==> inputs of violet <==
// top
module top(
     input wire clk, reset,
     input wire start, si,
     output wire [3:0] an,
     output wire [7:0] sseg
    );
Settings: LEC_CHECK=0, CAP_MARGIN=15, CELL_PAD_IN_SITES_DETAIL_PLACEMENT=0, CORE_ASPECT_RATIO=0.92, CORE_MARGIN=2, CORE_UTILIZATION=72, CTS_CLUSTER_SIZE=29, HOLD_SLACK_MARGIN=-0.09, MAX_ROUTING_LAYER=met5, PLACE_DENSITY_LB_ADDON=0.01, SETUP_SLACK_MARGIN=0.97, SLEW_MARGIN=20; clock period 3.3 ns.
run.sh (not shown) runs the stock make flow with config.mk's settings and CLKGATE_MAP_FILE=.
==> nickel: changes against violet <==
ABC_AREA = 1   (was default)
CORE_ASPECT_RATIO = 0.9   (was 0.92)
CTS_CLUSTER_SIZE = 99   (was 29)
HOLD_SLACK_MARGIN = default   (was -0.09)
PLACE_DENSITY = 0.36   (was default)
PLACE_DENSITY_LB_ADDON = default   (was 0.01)
SETUP_SLACK_MARGIN = 0.84   (was 0.97)
==> flow/constraint.sdc (replaced) <==
create_clock -name core_clock -period 2.9 [get_ports {clk}]
set_input_delay 0.5800 -clock core_clock [delete_from_list [all_inputs] [get_ports {clk}]]
set_output_delay 0.5800 -clock core_clock [all_outputs]
set_load 0.01 [all_outputs]
==> qor summary <==
metric	nickel	violet
Outcome	complete, but fails checks	no timing/DRC/antenna violations
Layout check failures	negative setup slack	-
Post-Syn Area	13490 um2	12680 um2
Wire length of the first global-routing pass	57860 um	50970 um
Normalized max-slew margin	53.70%	32.17%
Setup WS pre-CTS	40.67 ps	313.8 ps
Filler cell count in the final layout	955	786
Flip-flop and latch share of the layout cell area	33.66%	35.31%
Total combinational power	1420 uW	149 uW
Via count of the routed design	13480	11950
Multi-Input Combinational	1327	1063
Fraction of the core area covered by cells at the end of the flow	87.60%	88.93%
Met3 layer wire length in the routed design	3205 um	3599 um
Switching Share	27.01%	20.93%
Placed Instances	2145	1659
Clock transition at the registers of the reported paths	70 ps	60 ps
Pin count of the biggest net entering global routing	61	163
Post-route setup slack	-64.21 ps	27.77 ps
Worst Hold Margin	395.6 ps	463.9 ps
Leakage power	0.006211 uW	0.005316 uW
Total Routed Length	38460 um	37510 um
Combinational share of cell area	47.32%	48.42%
Clock network area share	6.290%	6.657%
Power share of the sequential group	41.2%	47.4%


==> inputs of v37 <==
Starting RTL as in the previous note.
==> flow/config.mk <==
export PLATFORM = sky130hd
export DESIGN_NAME = top
export DESIGN_NICKNAME = top
export VERILOG_FILES = /design/flow/design.v
export SDC_FILE = /design/flow/constraint.sdc
export NUM_CORES = 4
export LEC_CHECK = 0
export ABC_AREA = 1
export CAP_MARGIN = 30
export CORE_ASPECT_RATIO = 0.74
export CORE_MARGIN = 2
export CORE_UTILIZATION = 25
export GPL_ROUTABILITY_DRIVEN = 0
export HOLD_SLACK_MARGIN = 0.19
export MAX_ROUTING_LAYER = met4
export PLACE_DENSITY_LB_ADDON = 0.02
export SETUP_SLACK_MARGIN = -0.08
export SLEW_MARGIN = 35
==> flow/constraint.sdc <==
create_clock -name core_clock -period 10.0 [get_ports {clk}]
set_input_delay 2.0000 -clock core_clock [delete_from_list [all_inputs] [get_ports {clk}]]
set_output_delay 2.0000 -clock core_clock [all_outputs]
set_load 0.01 [all_outputs]
==> inputs of v11, as changes to v37 <==
==> flow/config.mk (replaced) <==
export PLATFORM = sky130hd
export DESIGN_NAME = top
export DESIGN_NICKNAME = top
export VERILOG_FILES = /design/flow/design.v
export SDC_FILE = /design/flow/constraint.sdc
export NUM_CORES = 4
export LEC_CHECK = 0
export ABC_AREA = 1
export CAP_MARGIN = 20
export CORE_MARGIN = 2
export CORE_UTILIZATION = 72
export CTS_CLUSTER_DIAMETER = 376
export CTS_CLUSTER_SIZE = 15
export PLACE_DENSITY_LB_ADDON = 0.07
export SETUP_SLACK_MARGIN = 0.36
export SLEW_MARGIN = 40
==> flow/constraint.sdc (replaced) <==
create_clock -name core_clock -period 2.9 [get_ports {clk}]
set_input_delay 0.5800 -clock core_clock [delete_from_list [all_inputs] [get_ports {clk}]]
set_output_delay 0.5800 -clock core_clock [all_outputs]
set_load 0.01 [all_outputs]
==> inputs of v30, as changes to v37 <==
==> flow/config.mk (replaced) <==
export PLATFORM = sky130hd
export DESIGN_NAME = top
export DESIGN_NICKNAME = top
export VERILOG_FILES = /design/flow/design.v
export SDC_FILE = /design/flow/constraint.sdc
export NUM_CORES = 4
export LEC_CHECK = 0
export ABC_AREA = 0
export CAP_MARGIN = 0
export CORE_ASPECT_RATIO = 0.92
export CORE_MARGIN = 2
export CORE_UTILIZATION = 72
export CTS_CLUSTER_DIAMETER = 96
export GPL_ROUTABILITY_DRIVEN = 0
export HOLD_SLACK_MARGIN = -0.08
export PLACE_DENSITY = 0.39
export SETUP_SLACK_MARGIN = 0.38
export SLEW_MARGIN = 20
==> flow/constraint.sdc (replaced) <==
create_clock -name core_clock -period 2.9 [get_ports {clk}]
set_input_delay 0.5800 -clock core_clock [delete_from_list [all_inputs] [get_ports {clk}]]
set_output_delay 0.5800 -clock core_clock [all_outputs]
set_load 0.01 [all_outputs]
==> inputs of v27, as changes to v37 <==
==> flow/config.mk (replaced) <==
export PLATFORM = sky130hd
export DESIGN_NAME = top
export DESIGN_NICKNAME = top
export VERILOG_FILES = /design/flow/design.v
export SDC_FILE = /design/flow/constraint.sdc
export NUM_CORES = 4
export LEC_CHECK = 0
export ABC_AREA = 1
export CAP_MARGIN = 20
export CORE_MARGIN = 2
export CORE_UTILIZATION = 72
export CTS_CLUSTER_DIAMETER = 93
export GPL_ROUTABILITY_DRIVEN = 0
export PLACE_DENSITY_LB_ADDON = 0.08
export SETUP_SLACK_MARGIN = 0.73
export SLEW_MARGIN = 20
==> flow/constraint.sdc (replaced) <==
create_clock -name core_clock -period 2.9 [get_ports {clk}]
set_input_delay 0.5800 -clock core_clock [delete_from_list [all_inputs] [get_ports {clk}]]
set_output_delay 0.5800 -clock core_clock [all_outputs]
set_load 0.01 [all_outputs]
==> results <==
quantity                                                                                       v27                                            v37                             v30                             v11
Floorplan Nets                                                                                1990                                           1990                            1539                            1990
Reported clock group power                                                                 3.85 mW                                        1.29 mW                         3.57 mW                         2.50 mW
Switching Fraction                                                                           25.8%                                          26.3%                           21.4%                           26.1%
Wire length of the first global-routing pass                                              54400 um                                       64100 um                        48600 um                        51200 um
Number of buffer and inverter stages on the critical path                                        3                                              2                               3                               2
Final standard cell count with taps included and fillers excluded                             2217                                           2662                            1748                            2176
Worst vdd rail ir drop                                                                    0.468 mV                                      0.0882 mV                        0.462 mV                        0.529 mV
Detailed Route WL                                                                         35300 um                                       38900 um                        31500 um                        31000 um
Hold Startpoint                                                                              reset  top_unit.adjust_unit.bcd7_reg[4]$_SDFFE_PP0P_                           reset                           reset
Post-synthesis share of cell area spent on and-or and or-and gates                           17.3%                                          17.3%                           17.8%                           17.3%
Final cycle utilization of the critical path                                                 98.7%                                          52.6%                            107%                           93.5%
Launching element of the worst setup path                           seg7_unit.q_reg[17]$_SDFF_PP0_                 seg7_unit.q_reg[16]$_SDFF_PP0_  seg7_unit.q_reg[16]$_SDFF_PP0_  seg7_unit.q_reg[16]$_SDFF_PP0_
Total cells reported by yosys after synthesis                                                 1943                                           1943                            1492                            1943
Fa+ha+maj area frac                                                                          4.05%                                          4.05%                           4.30%                           4.05%
Number of clock buffer instances in the layout                                                  41                                             53                              35                              22
Status                                                            no timing/DRC/antenna violations               no timing/DRC/antenna violations        finished with violations  no timing/DRC/antenna violations
Violated checks                                                                                  -                                              -            negative setup slack                               -
Combinational share of power                                                                 13.3%                                          10.0%                            2.0%                           13.0%
Summed instance area of the synthesized netlist                                         13500 um^2                                     13500 um^2                      12700 um^2                      13500 um^2
Layout buffering overhead excluding clock cells                                              4.31%                                          1.86%                           4.81%                           3.48%
Area fraction in and, or, nand and nor cells                                                 27.2%                                          27.2%                           19.8%                           27.2%
Core Box Area                                                                           18500 um^2                                     53500 um^2                      17300 um^2                      18500 um^2
Critical path's slowest cell                                                               dfxtp_4                                        o21ai_0                          mux4_2                         dfxtp_4
Power figures rest on the tool's default switching activity, not on a simulated workload.
